==> 06-03: inputs <==
==> flow/design.v <==
`timescale 1ns/1ps
package nn_pkg;
 localparam int K_SIZE = 3;
 localparam int PROD_W = 17;
 localparam int ACC_CONV_W = PROD_W + $clog2(K_SIZE*K_SIZE);
 localparam int RES_W = ACC_CONV_W + 1;
 localparam int W_W = 8;
 localparam int ACC_FC_W = 40;
 localparam int SHIFT_NORM = 6;
endpackage
`timescale 1ns/1ps
module window_gen_3x3_flat #(
 parameter int IMG_W = 8,
 parameter int IMG_H = 8
)(
 input logic clk,
 input logic rst,
 input logic in_valid,
 input logic signed [8:0] in_pixel,
 output logic win_valid,
 output logic [80:0] win_flat,  
 output logic [$clog2(IMG_W)-1:0] out_x,
 output logic [$clog2(IMG_H)-1:0] out_y
);
 logic signed [8:0] line1 [0:IMG_W-1];
 logic signed [8:0] line2 [0:IMG_W-1];
 logic signed [8:0] s0[0:2], s1[0:2], s2[0:2];
 int unsigned x, y;
 integer k;
 task automatic put9(input int idx, input logic signed [8:0] val);
 begin
 win_flat[idx*9 +: 9] <= val;
 end
 endtask
 always_ff @(posedge clk) begin
 if (rst) begin
 x <= 0; y <= 0;
 win_valid <= 0;
 out_x <= '0; out_y <= '0;
 win_flat <= '0;
 for (k = 0; k < IMG_W; k = k + 1) begin
 line1[k] <= '0;
 line2[k] <= '0;
 end
 for (k = 0; k < 3; k = k + 1) begin
 s0[k] <= '0; s1[k] <= '0; s2[k] <= '0;
 end
 end else begin
 win_valid <= 0;
 if (in_valid) begin
 s0[0] <= s0[1]; s0[1] <= s0[2]; s0[2] <= line2[x];
 s1[0] <= s1[1]; s1[1] <= s1[2]; s1[2] <= line1[x];
 s2[0] <= s2[1]; s2[1] <= s2[2]; s2[2] <= in_pixel;
 line2[x] <= line1[x];
 line1[x] <= in_pixel;
 if (y >= 2 && x >= 2) begin
 put9(0, s0[1]); put9(1, s0[2]); put9(2, line2[x]);
 put9(3, s1[1]); put9(4, s1[2]); put9(5, line1[x]);
 put9(6, s2[1]); put9(7, s2[2]); put9(8, in_pixel);
 win_valid <= 1;
 out_x <= x - 2;
 out_y <= y - 2;
 end
 if (x == IMG_W-1) begin
 x <= 0;
 if (y != IMG_H-1) y <= y + 1;
 else y <= 0;
 end else begin
 x <= x + 1;
 end
 end
 end
 end
endmodule
`timescale 1ns/1ps
import nn_pkg::*;
module nn_block_flat #(
 parameter int SHIFT_NORM = nn_pkg::SHIFT_NORM
)(
 input logic clk,
 input logic rst,
 input logic [80:0] win_flat,
 input logic signed [7:0] k00, k01, k02,
 input logic signed [7:0] k10, k11, k12,
 input logic signed [7:0] k20, k21, k22,
 input logic signed [7:0] bias,
 input logic signed [7:0] scale,
 input logic signed [7:0] offset,
 input logic signed [W_W-1:0] w0,
 input logic signed [W_W-1:0] w1,
 input logic signed [W_W-1:0] w2,
 output logic signed [RES_W-1:0] conv_result,
 output logic signed [RES_W-1:0] norm_result,
 output logic signed [ACC_FC_W-1:0] acc0,
 output logic signed [ACC_FC_W-1:0] acc1,
 output logic signed [ACC_FC_W-1:0] acc2
);
 function automatic logic signed [8:0] pix(input int idx);
 begin
 pix = $signed(win_flat[idx*9 +: 9]);
 end
 endfunction
 integer signed sum_temp;
 integer signed sum_next;
 always_comb begin
 sum_temp =
 pix(0)*k00 + pix(1)*k01 + pix(2)*k02 +
 pix(3)*k10 + pix(4)*k11 + pix(5)*k12 +
 pix(6)*k20 + pix(7)*k21 + pix(8)*k22;
 sum_next = (sum_temp <<< 1) + $signed(bias);
 end
 logic signed [RES_W-1:0] conv_reg;
 always_ff @(posedge clk) begin
 if (rst) conv_reg <= '0;
 else conv_reg <= sum_next[RES_W-1:0];
 end
 always_ff @(posedge clk) begin
 if (rst) conv_result <= '0;
 else conv_result <= conv_reg;
 end
 localparam int PROD_W = RES_W + 8;
 logic signed [PROD_W-1:0] prod;
 integer signed prod_shifted;
 integer signed sum_off;
 integer signed norm_next;
 always_comb begin
 prod = $signed(conv_reg) * $signed(scale);
 if (SHIFT_NORM > 0) prod_shifted = $signed(prod) >>> SHIFT_NORM;
 else if (SHIFT_NORM < 0) prod_shifted = $signed(prod) <<< (-SHIFT_NORM);
 else prod_shifted = $signed(prod);
 sum_off = prod_shifted + $signed(offset);
 norm_next = (sum_off < 0) ? 0 : sum_off;
 end
 always_ff @(posedge clk) begin
 if (rst) norm_result <= '0;
 else norm_result <= norm_next[RES_W-1:0];
 end
 always_comb begin
 acc0 = $signed(norm_result) * $signed(w0);
 acc1 = $signed(norm_result) * $signed(w1);
 acc2 = $signed(norm_result) * $signed(w2);
 end
endmodule
`timescale 1ns/1ps
import nn_pkg::*;
module nn_image_top #(
 parameter int IMG_W = 8,
 parameter int IMG_H = 8
)(
 input logic clk,
 input logic rst,
 input logic in_valid,
 input logic signed [8:0] in_pixel,
 input logic signed [7:0] k00, k01, k02,
 input logic signed [7:0] k10, k11, k12,
 input logic signed [7:0] k20, k21, k22,
 input logic signed [7:0] bias,
 input logic signed [7:0] scale,
 input logic signed [7:0] offset,
 input logic signed [W_W-1:0] w0,
 input logic signed [W_W-1:0] w1,
 input logic signed [W_W-1:0] w2,
 output logic out_valid,
 output logic signed [RES_W-1:0] conv_result,
 output logic signed [RES_W-1:0] norm_result,
 output logic signed [ACC_FC_W-1:0] acc0,
 output logic signed [ACC_FC_W-1:0] acc1,
 output logic signed [ACC_FC_W-1:0] acc2,
 output logic [$clog2(IMG_W)-1:0] out_x,
 output logic [$clog2(IMG_H)-1:0] out_y
);
 logic win_valid;
 logic [80:0] win_flat;  
 logic [$clog2(IMG_W)-1:0] win_x;
 logic [$clog2(IMG_H)-1:0] win_y;
 window_gen_3x3_flat #(
 .IMG_W(IMG_W),
 .IMG_H(IMG_H)
 ) u_win (
 .clk (clk),
 .rst (rst),
 .in_valid (in_valid),
 .in_pixel (in_pixel),
 .win_valid(win_valid),
 .win_flat (win_flat),
 .out_x (win_x),
 .out_y (win_y)
 );
 nn_block_flat #(
 .SHIFT_NORM(SHIFT_NORM)
 ) u_core (
 .clk (clk),
 .rst (rst),
 .win_flat (win_flat),
 .k00(k00), .k01(k01), .k02(k02),
 .k10(k10), .k11(k11), .k12(k12),
 .k20(k20), .k21(k21), .k22(k22),
 .bias (bias),
 .scale (scale),
 .offset (offset),
 .w0(w0),
 .w1(w1),
 .w2(w2),
 .conv_result(conv_result),
 .norm_result(norm_result),
 .acc0(acc0),
 .acc1(acc1),
 .acc2(acc2)
 );
 logic [1:0] vpipe;
 logic [$clog2(IMG_W)-1:0] x_pipe0, x_pipe1;
 logic [$clog2(IMG_H)-1:0] y_pipe0, y_pipe1;
 always_ff @(posedge clk) begin
 if (rst) begin
 vpipe <= 2'b00;
 x_pipe0 <= '0; x_pipe1 <= '0;
 y_pipe0 <= '0; y_pipe1 <= '0;
 end else begin
 vpipe <= {vpipe[0], win_valid};
 if (win_valid) begin
 x_pipe0 <= win_x;
 y_pipe0 <= win_y;
 end
 x_pipe1 <= x_pipe0;
 y_pipe1 <= y_pipe0;
 end
 end
 assign out_valid = vpipe[1];
 assign out_x = x_pipe1;
 assign out_y = y_pipe1;
endmodule
==> flow/run.sh <==
#!/bin/bash
# the make line also repeats each setting of config.mk as NAME=value (left out here)
make -C /OpenROAD-flow-scripts/flow DESIGN_CONFIG=/design/flow/config.mk WORK_HOME=/design/flow/orfs CLKGATE_MAP_FILE= finish
==> flow/config.mk <==
export PLATFORM = sky130hd
export DESIGN_NAME = nn_image_top
export DESIGN_NICKNAME = nn_image_top
export VERILOG_FILES = /design/flow/design.v
export SDC_FILE = /design/flow/constraint.sdc
export NUM_CORES = 4
export LEC_CHECK = 0
export CAP_MARGIN = 20
export CORE_MARGIN = 7
export CORE_UTILIZATION = 28
export GPL_ROUTABILITY_DRIVEN = 1
export GPL_TIMING_DRIVEN = 0
export HOLD_SLACK_MARGIN = 0.22
export MAX_ROUTING_LAYER = met4
export MIN_ROUTING_LAYER = met1
export SETUP_SLACK_MARGIN = 0.34
export SLEW_MARGIN = 25
==> flow/constraint.sdc <==
create_clock -name core_clock -period 12.0 [get_ports {clk}]
set_input_delay 2.4000 -clock core_clock [delete_from_list [all_inputs] [get_ports {clk}]]
set_output_delay 2.4000 -clock core_clock [all_outputs]
set_load 0.01 [all_outputs]
==> 11-18 (differences from 06-03) <==
- CORE_MARGIN: 7 -> 2
- CORE_UTILIZATION: 28 -> 40
- GPL_ROUTABILITY_DRIVEN: 1 -> default
- GPL_TIMING_DRIVEN: 0 -> default
- HOLD_SLACK_MARGIN: 0.22 -> default
- MAX_ROUTING_LAYER: met4 -> default
- MIN_ROUTING_LAYER: met1 -> default
- SETUP_SLACK_MARGIN: 0.34 -> default
- SLEW_MARGIN: 25 -> 20
==> flow/constraint.sdc (replaced) <==
create_clock -name core_clock -period 11.5 [get_ports {clk}]
set_input_delay 2.3000 -clock core_clock [delete_from_list [all_inputs] [get_ports {clk}]]
set_output_delay 2.3000 -clock core_clock [all_outputs]
set_load 0.01 [all_outputs]
==> qor summary <==
| quantity | 06-03 | 11-18 |
|---|---|---|
| Run status | no timing/DRC/antenna violations | no timing/DRC/antenna violations |
| Worst slack at placement | -365.5 ps | -64.03 ps |
| Floorplan Core Area | 0.2482 mm² | 0.1736 mm² |
| Switch share | 49.78% | 48.03% |
| Row count | 183 | 153 |
| Antenna violations before repair | 22 | 11 |
| Critical Path Stages | 22 | 20 |
| Average via count per standard cell | 4.577 | 4.898 |
| Cell count after placement | 11,129 | 10,102 |
| Worst-case clock skew | 94.78 ps | 40.21 ps |
| Cell with the largest stage delay on the worst path | sky130_fd_sc_hd__or4b_1 | sky130_fd_sc_hd__clkdlybuf4s50_1 |
| Power density normalized to cell area | 282.1 mW/mm² | 287.6 mW/mm² |
| Placed standard-cell area | 0.07682 mm² | 0.07636 mm² |
| Number of nets in the layout | 9,793 | 9,766 |
| Slew @ Worst Pin | 1081 ps | 1125 ps |
| Largest stage delay, worst path | 620 ps | 780 ps |
| Static power due to leakage | 36.40 nW | 36.52 nW |
| Worst Path Required | 9600 ps | 9200 ps |
| Initial cell density of the core | 28.11% | 40.19% |
| Routability cong. | 0.9182 | 0.9178 |
| Cell Int Power | 11.19 mW | 11.67 mW |
| Comb gate area | 0.05274 mm² | 0.05265 mm² |
| Layout filler cell count | 25,854 | 16,853 |
| Maximum number of pins on one net before global-route repair | 19 | 93 |
| Clock Pin Slew Worst Setup and Hold Paths | 60 ps | 70 ps |
| Met1 capacity usage during global routing | 18.49% | 26.19% |
No activity file was given, so power comes from the tool's default toggle rates.
